// FPA_final
module FPA_final (
input clk,
input rst,
input [31 : 0] in1,
input [31 : 0] in2,
output [31 : 0] OUT
);
Settings: LEC_CHECK=0, CAP_MARGIN=40, CELL_PAD_IN_SITES_DETAIL_PLACEMENT=2, CORE_MARGIN=2, CORE_UTILIZATION=66, CTS_CLUSTER_SIZE=93, GPL_TIMING_DRIVEN=0, MAX_ROUTING_LAYER=met4, MIN_ROUTING_LAYER=met2, SETUP_SLACK_MARGIN=-0.65, SLEW_MARGIN=20; clock period 27.1 ns.
run.sh (not shown) runs the stock make flow with config.mk's settings and CLKGATE_MAP_FILE=.
The starting point stopped in detailed placement on DPL-0033.
Edit:
Settings changed: CAP_MARGIN 40 to 20, CELL_PAD_IN_SITES_DETAIL_PLACEMENT 2 to not set, CORE_MARGIN 2 to 9, CORE_UTILIZATION 66 to 50, CTS_CLUSTER_SIZE 93 to not set, MAX_ROUTING_LAYER met4 to not set, PLACE_DENSITY_LB_ADDON set to 0.25, SETUP_SLACK_MARGIN -0.65 to not set.
Clock period 27.1 ns to 22.0 ns, I/O delays scaled along.
What happened:
- The new run failed in global routing
- area after synthesis does not change
- synthesized cell count is unchanged
- die area rose by 52%
Edit:
Settings changed: CORE_MARGIN 9 to 2, CORE_UTILIZATION 50 to 58, GPL_TIMING_DRIVEN 0 to not set, MIN_ROUTING_LAYER met2 to not set, PLACE_DENSITY_LB_ADDON 0.25 to not set.
Clock period 22.0 ns to 11.6 ns, I/O delays scaled along.
=>
- The changed run aborted during global routing on GRT-0232
- synthesized cell count stays the same
- die size goes down by a quarter to a third
- synthesized area is unchanged
Edit:
Settings changed: CORE_UTILIZATION 58 to 65, CTS_CLUSTER_SIZE set to 44, SETUP_SLACK_MARGIN set to 3.25.
The changed run did not get past global routing with GRT-0116.
Synthesized area stays the same.
Synthesized cell count stays the same.
Die size fell by 11%.
Edit:
Settings changed: CORE_UTILIZATION 65 to 59, CTS_CLUSTER_SIZE 44 to not set, SETUP_SLACK_MARGIN 3.25 to not set.
Clock period 11.6 ns to 20.0 ns, I/O delays scaled along.
After rerunning: This time the run produced a clean layout. Synthesized cell count does not change. Die area is higher by roughly a tenth. Synthesized area is unchanged.
Edit:
Settings changed: CORE_UTILIZATION 59 to 64, HOLD_SLACK_MARGIN set to -0.09, TNS_END_PERCENT set to 5.
Clock period 20.0 ns to 15.3 ns, I/O delays scaled along.
What happened: The changed run ran to the end with violations: setup timing. Total power came out higher by 46%. Setup slack is worse by 1.3 ns. First-iteration DRC count goes up by 20%. Cell area went up by 9.9%. Global-route usage came out higher by 4.9 points. Die size came out lower by 7.6%. Flip-flop count stays the same. Sequential share of layout area goes down by 0.94 points. Sequential power is higher by 29%. Non-clock buffer count goes up by 184. Utilization is higher by 12 points.

## v10
FPA_final again, from the RTL that the note above started with.
Settings: LEC_CHECK=0, CAP_MARGIN=20, CORE_MARGIN=2, CORE_UTILIZATION=67, CTS_CLUSTER_DIAMETER=30, CTS_CLUSTER_SIZE=46, MAX_ROUTING_LAYER=met5, SETUP_SLACK_MARGIN=-1.02, SLEW_MARGIN=20; clock period 14.9 ns.
No final results exist for v10, since it was stopped by error GRT-0232 during global routing (5_1_grt).
Here is what was changed in the inputs of v13 compared with v10.
Settings: a deleted CTS_CLUSTER_DIAMETER that had been 30; a deleted SETUP_SLACK_MARGIN that had been -1.02; a deleted MAX_ROUTING_LAYER that had been met5; a change of CORE_UTILIZATION from 67 to 40; a deleted CTS_CLUSTER_SIZE that had been 46; a change of the clock period (ns, I/O delays scaled along) from 14.9 to 20.0.
## What came out
Having completed the whole flow, v13 delivered a layout that passed the timing, DRC and antenna checks.
Core footprint (lower): v10
Changes observed in v13 relative to v10: post-CTS setup buffer count shows a reduction of 2; die size saw an increase; die span in y went up; post-cts repair resize count fell 23; detailed-placement wirelength estimate held steady.
Re post-synthesis net count: no difference whatsoever between v10 and v13.
The following lists how v38 was set up differently from v13:
Settings: SETUP_SLACK_MARGIN newly set to -0.41; CORE_UTILIZATION changed from 40 to 45; the clock period (ns, I/O delays scaled along) changed from 20.0 to 11.1.
==> results <==
v38 finished all stages; however, its layout fails the closing checks, the failures being setup timing.
Compared with v13, in v38 fill cell instance count of the final layout went down 1204, wire length on met3 moved up, number of gates given a new drive strength after cts shows an increase of 110.
Relative to v38, the following input files were edited for v28:
Settings: CORE_UTILIZATION: 45 -> 67; CTS_CLUSTER_SIZE: unset -> 44; SETUP_SLACK_MARGIN: -0.41 -> 1.52; the clock period (ns, I/O delays scaled along): 11.1 -> 11.6.
Results
- What ended v28 was a tool error in clock tree synthesis (4_1_cts); the run never finished.
- Comparing v28 and v38, the lower site row count is on v28.
- v38 → v28: core footprint now smaller; chip width now smaller; die height now smaller.
- Compared v28 vs v38, and die size is down in v28.
- In the metrics for v28 and v38, the one carrying the lower initial cell density of the core is v38.
- Between v28 and v38, the post-place setup slack figures differ only marginally.
Relative to v28, the following input files were edited for v3:
Settings: clearing SETUP_SLACK_MARGIN, which used to be 1.52; swapping 67 for 70 in CORE_UTILIZATION; swapping 44 for 30 in CTS_CLUSTER_SIZE; swapping 11.6 for 12.4 in the clock period (ns, I/O delays scaled along).
[summary]
On floorplan utilization: v3 sits above v28. v3 terminated abnormally: detailed placement (3_5_place_dp) reported DPL-0033. v28 -> v3: count of input and output buffers delta 0, exact match. Delta (v3 minus v28): distinct cell type count of the synthesized netlist stayed essentially flat, area of the core region shows a reduction of 1400 um2. v3 -> v28: synthesized chip area reported by yosys flat. As far as compound-gate portion of the synthesized area goes, v28 and v3 are indistinguishable; the numbers are identical. Diff v28 -> v3 | area of the die | down by a few percent. Going from v28 to v3, die span in x shrank by a few percent. v3 -> v28: synthesized cell count delta 0, exact match. As far as number of flops mapped to enable cells by yosys goes, v3 and v28 are indistinguishable; the numbers are identical.

Starting RTL as in the previous note.
Settings: LEC_CHECK=0, ABC_AREA=1, CAP_MARGIN=20, CORE_ASPECT_RATIO=0.5, CORE_MARGIN=2, CORE_UTILIZATION=61, CTS_CLUSTER_DIAMETER=348, CTS_CLUSTER_SIZE=99, SETUP_SLACK_MARGIN=-0.28, SLEW_MARGIN=20, TNS_END_PERCENT=20; clock period 22.0 ns.
Next try:
- ABC_AREA: 1 -> unset
- CORE_ASPECT_RATIO: 0.5 -> unset
- The changed run finished with timing, DRC and antenna clean
- utilization came out lower by 0.19 points
- routed wire length climbs by about a fifth
- setup slack loses 1400 ps
- die size rose by a few percent
- maximum frequency fell by a few percent
- via count goes up by a little under a tenth
- critical path depth is lower by 36
- area after synthesis is higher by a few percent
- non-clock buffer count grows by 38
Next try:
- CORE_UTILIZATION: 61 -> 64
- CTS_CLUSTER_DIAMETER: 348 -> unset
- CTS_CLUSTER_SIZE: 99 -> unset
- SETUP_SLACK_MARGIN: -0.28 -> unset
- TNS_END_PERCENT: 20 -> unset
- clock period: 22.0 -> 14.5 ns (I/O delays scaled with it)
Now the flow failed in global routing.
Synthesized cell count does not change.
Synthesized area is unchanged.
Die area shrinks by 4.6%.
Next try:
- CORE_UTILIZATION: 64 -> 59
- clock period: 14.5 -> 11.2 ns (I/O delays scaled with it)
The changed run never finished: it broke off in global routing (GRT-0232).
Synthesized cell count does not change.
Die area increases by 8.3%.
Area after synthesis does not change.
Next try:
- clock period: 11.2 -> 11.1 ns (I/O delays scaled with it)
Outcome: The changed run stopped in global routing (GRT-0232); area after synthesis does not change; die size does not change; synthesized cell count does not change.

Starting RTL as in the previous note.
export LEC_CHECK = 0
export CAP_MARGIN = 20
export CORE_MARGIN = 2
export CORE_UTILIZATION = 70
export CTS_CLUSTER_DIAMETER = 30
export CTS_CLUSTER_SIZE = 46
export MAX_ROUTING_LAYER = met5
export SETUP_SLACK_MARGIN = -0.89
export SLEW_MARGIN = 20
create_clock -name core_clock -period 14.9 [get_ports {clk}]
The baseline ended with an error in global routing (5_1_grt).
Change:
- CORE_UTILIZATION: 70 -> 58
- CTS_CLUSTER_DIAMETER: 30 -> default
- SETUP_SLACK_MARGIN: -0.89 -> 2.23
=> This time the run ran to the end with violations: negative setup slack. Synthesized cell count stays the same. Die size grows by about a fifth. Synthesized area does not change.

Setup of raven:
Starting RTL as in the previous note.
export LEC_CHECK = 0
export CAP_MARGIN = 40
export CELL_PAD_IN_SITES_GLOBAL_PLACEMENT = 1
export CORE_ASPECT_RATIO = 0.5
export CORE_MARGIN = 2
export CORE_UTILIZATION = 60
export CTS_CLUSTER_DIAMETER = 254
export CTS_CLUSTER_SIZE = 98
export PLACE_DENSITY = 0.41
export SLEW_MARGIN = 20
export TNS_END_PERCENT = 5
create_clock -name core_clock -period 22.0 [get_ports {clk}]
Every stage of the flow completed for raven, and the final layout passed the timing, DRC and antenna checks.
The following lists how zinc was set up differently from raven:
- CORE_UTILIZATION: 60 -> 50
- CTS_CLUSTER_DIAMETER: 254 -> unset
- CTS_CLUSTER_SIZE: 98 -> unset
- PLACE_DENSITY: 0.41 -> unset
- TNS_END_PERCENT: 5 -> unset
- CORE_ASPECT_RATIO: 0.5 -> unset
- CAP_MARGIN: 40 -> 20
- GPL_TIMING_DRIVEN: unset -> 0
- MIN_ROUTING_LAYER: unset -> met2
- MAX_ROUTING_LAYER: unset -> met4
- CELL_PAD_IN_SITES_GLOBAL_PLACEMENT: 1 -> unset
- PLACE_DENSITY_LB_ADDON: unset -> 0.25
- CORE_MARGIN: 2 -> 9
==> results <==
- Initial core utilization sits lower in zinc than in raven.
- Lower total core area among zinc and raven: raven
- What ended zinc was a tool error in 5_1_grt; the run never finished.
- STATUS placed wire-length estimate after detailed placement: zinc loses against raven
- Going from raven to zinc, instance area after placement grew by a few percent.
- Flip-flop and latch count after synthesis of zinc is on par with raven.
- Compared zinc against raven; quantity of I/O buffers inserted on ports within noise.
- zinc -> raven: synthesized cell count delta 0, exact match
- zinc vs raven, die area went up by 38%.
- On total instance count after detailed placement: between zinc and raven, it ends up lower for raven.
- ~same count of H-tree levels built during CTS in zinc and raven
- Maximum clock path buffer count: raven vs zinc — no meaningful difference
Setup changes, zinc to fjord
- MAX_ROUTING_LAYER no longer set, was met4
- SLEW_MARGIN now 5, was 20
- CORE_MARGIN now 2, was 9
- CORE_UTILIZATION now 40, was 50
- MIN_ROUTING_LAYER no longer set, was met2
- PLACE_DENSITY_LB_ADDON no longer set, was 0.25
Findings:
fjord completed; timing, DRC and antenna clean
The final reports for fjord and zinc show detailed-placement wirelength estimate higher in the former.
When the final numbers for fjord and zinc were put side by side, the floorplan utilization turned out to be greater in zinc.
Against zinc, fjord comes in 9 higher on number of core rows.
Between fjord and zinc, the sequential share of the synthesized area figures differ only marginally.
The number of CTS-inserted buffers of fjord and that of zinc are within noise of each other.
What maple does differently from fjord at the input level:
- swapping 5 for 20 in SLEW_MARGIN
- putting CORE_ASPECT_RATIO at 0.5 where nothing was set
- putting CELL_PAD_IN_SITES_GLOBAL_PLACEMENT at 1 where nothing was set
- clearing GPL_TIMING_DRIVEN, which used to be 0
- putting CTS_CLUSTER_SIZE at 98 where nothing was set
- putting TNS_END_PERCENT at 5 where nothing was set
- putting PLACE_DENSITY at 0.41 where nothing was set
- swapping 40 for 42 in CORE_UTILIZATION
- swapping 20 for 40 in CAP_MARGIN
- putting CTS_CLUSTER_DIAMETER at 254 where nothing was set
[summary]
Measured against maple, the wire length of fjord comes out at 1.16 times the reference value. The maximum frequency in fjord is 0.925 times that in maple. NOTE final estimated routing congestion in global placement fjord->maple decreased slightly. Compared with fjord, maple shows a total routed wire length on the met1 layer that is 13% lower. maple reports its cell at the slowest stage of the critical path as sky130_fd_sc_hd__a2111oi_0 while fjord reports sky130_fd_sc_hd__o31ai_4. Cmp maple and fjord / cell count / lower: maple.
The inputs of garnet differ from those of maple as listed below.
- GPL_TIMING_DRIVEN now 0, previously not set
- CORE_ASPECT_RATIO no longer set, was 0.5
- TNS_END_PERCENT no longer set, was 5
- CELL_PAD_IN_SITES_GLOBAL_PLACEMENT no longer set, was 1
- CAP_MARGIN now 20, was 40
- CTS_CLUSTER_SIZE now 35, was 98
- CORE_UTILIZATION now 40, was 42
- MIN_ROUTING_LAYER now met2, previously not set
- SLEW_MARGIN now 15, was 20
- PLACE_DENSITY no longer set, was 0.41
- CTS_CLUSTER_DIAMETER no longer set, was 254
## What came out
garnet did not run to completion, as it errored out during 5_1_grt.
The y dimension of the die of garnet is higher than that of maple.
Summary — global placement routability congestion, garnet relative to maple: higher, by 14%.
Floorplan core density ends up lower on garnet.
Any difference in adder and majority gate portion of the synthesized area between garnet and maple is small enough to ignore.
garnet against maple: die area up 4.7%; detailed-placement wirelength estimate rose 12000 um; worst setup timing slack at the placement stage down 1.64 ns.
garnet -> maple: number of instances resized during post-cts repair delta 0, exact match
The following lists how nickel was set up differently from garnet:
- removing MIN_ROUTING_LAYER (formerly met2)
- changing CORE_MARGIN from 2 to 9
- changing SLEW_MARGIN from 15 to 20
- removing CTS_CLUSTER_SIZE (formerly 35)
[summary]
nickel | status: complete | timing, DRC, antenna: pass
Looking at weighted congestion reported at the end of routability-driven placement, nickel sits 0.014 below garnet.
Relative to garnet, the die outline height of nickel is higher by 6.8%.
Die size in nickel is 6000 sq um above garnet.
Diff nickel..garnet | number of cells produced by synthesis | unchanged
Compared with garnet, in nickel number of placed cells counting well taps level, post-synthesis async set-or-reset flop share shows no meaningful change.
Compared with garnet, nickel shows a lower worst setup slack before clock tree synthesis.

Setup of try-violet:
Starting RTL as in the previous note.
Settings: LEC_CHECK=0, ABC_AREA=1, CAP_MARGIN=20, CORE_MARGIN=2, CORE_UTILIZATION=72, CTS_CLUSTER_SIZE=98, PLACE_DENSITY=0.37, SLEW_MARGIN=20, TNS_END_PERCENT=15; clock period 13.8 ns.
try-violet: it failed with a tool error in clock tree synthesis (4_1_cts), so there are no final results.
Inputs modified between try-violet and try-zinc:
-- flow/config.mk --
<<< try-violet, line 8
export ABC_AREA = 1
>>> try-zinc, line 8
<<< try-violet, line 11
export CORE_UTILIZATION = 72
export CTS_CLUSTER_SIZE = 98
export PLACE_DENSITY = 0.37
>>> try-zinc, line 10
export CORE_UTILIZATION = 64
export HOLD_SLACK_MARGIN = -0.09
<<< try-violet, line 15
export TNS_END_PERCENT = 15
>>> try-zinc, line 13
==> flow/constraint.sdc <==
create_clock -name core_clock -period 14.4 [get_ports {clk}]
set_input_delay 2.8800 -clock core_clock [delete_from_list [all_inputs] [get_ports {clk}]]
set_output_delay 2.8800 -clock core_clock [all_outputs]
set_load 0.01 [all_outputs]
==> results <==
- try-zinc failed in global routing (5_1_grt) with GRT-0232.
- [compare] base=try-violet new=try-zinc: chip area estimate from yosys synthesis now larger, die area grew by 15%, post-synthesis mux area share grew by 5.4 points, net count of the mapped netlist has decreased.
- For synthesized cell count, dividing the value from try-violet by the value from try-zinc gives 1.19.
#### Input delta (try-nickel over try-zinc)
-- flow/config.mk --
<<< try-zinc, line 8
>>> try-nickel, line 8
export ABC_AREA = 1
<<< try-zinc, line 11
export HOLD_SLACK_MARGIN = -0.09
>>> try-nickel, line 12
<<< try-zinc, line 13
>>> try-nickel, line 13
export TNS_END_PERCENT = 15
==> flow/constraint.sdc <==
create_clock -name core_clock -period 13.8 [get_ports {clk}]
set_input_delay 2.7600 -clock core_clock [delete_from_list [all_inputs] [get_ports {clk}]]
set_output_delay 2.7600 -clock core_clock [all_outputs]
set_load 0.01 [all_outputs]
[summary]
Buffer count from post-CTS setup fixing (try-nickel vs. try-zinc) increases by more than 10%
[compare] base=try-zinc new=try-nickel: number of standard cells after synthesis now sits higher; number of clock buffers inserted by TritonCTS now sits at about the same level.
Against try-zinc, try-nickel reports a instance count after placement with tap cells included that is higher.
Compare try-nickel and try-zinc | row count lower: try-nickel
| area of the synthesized netlist per yosys stat | try-nickel vs try-zinc | about 2.6% lower |
try-nickel did not finish: a tool error stopped it during global routing (5_1_grt).
try-nickel ended up with a higher adder-cell area share of the yosys netlist than try-zinc did.
Delta (try-nickel minus try-zinc): die size fell 2.6%; worst slack after detailed placement fell 0.26 ns; number of levels in the clock H-tree about even.
Power is estimated from default activity; no workload was simulated.
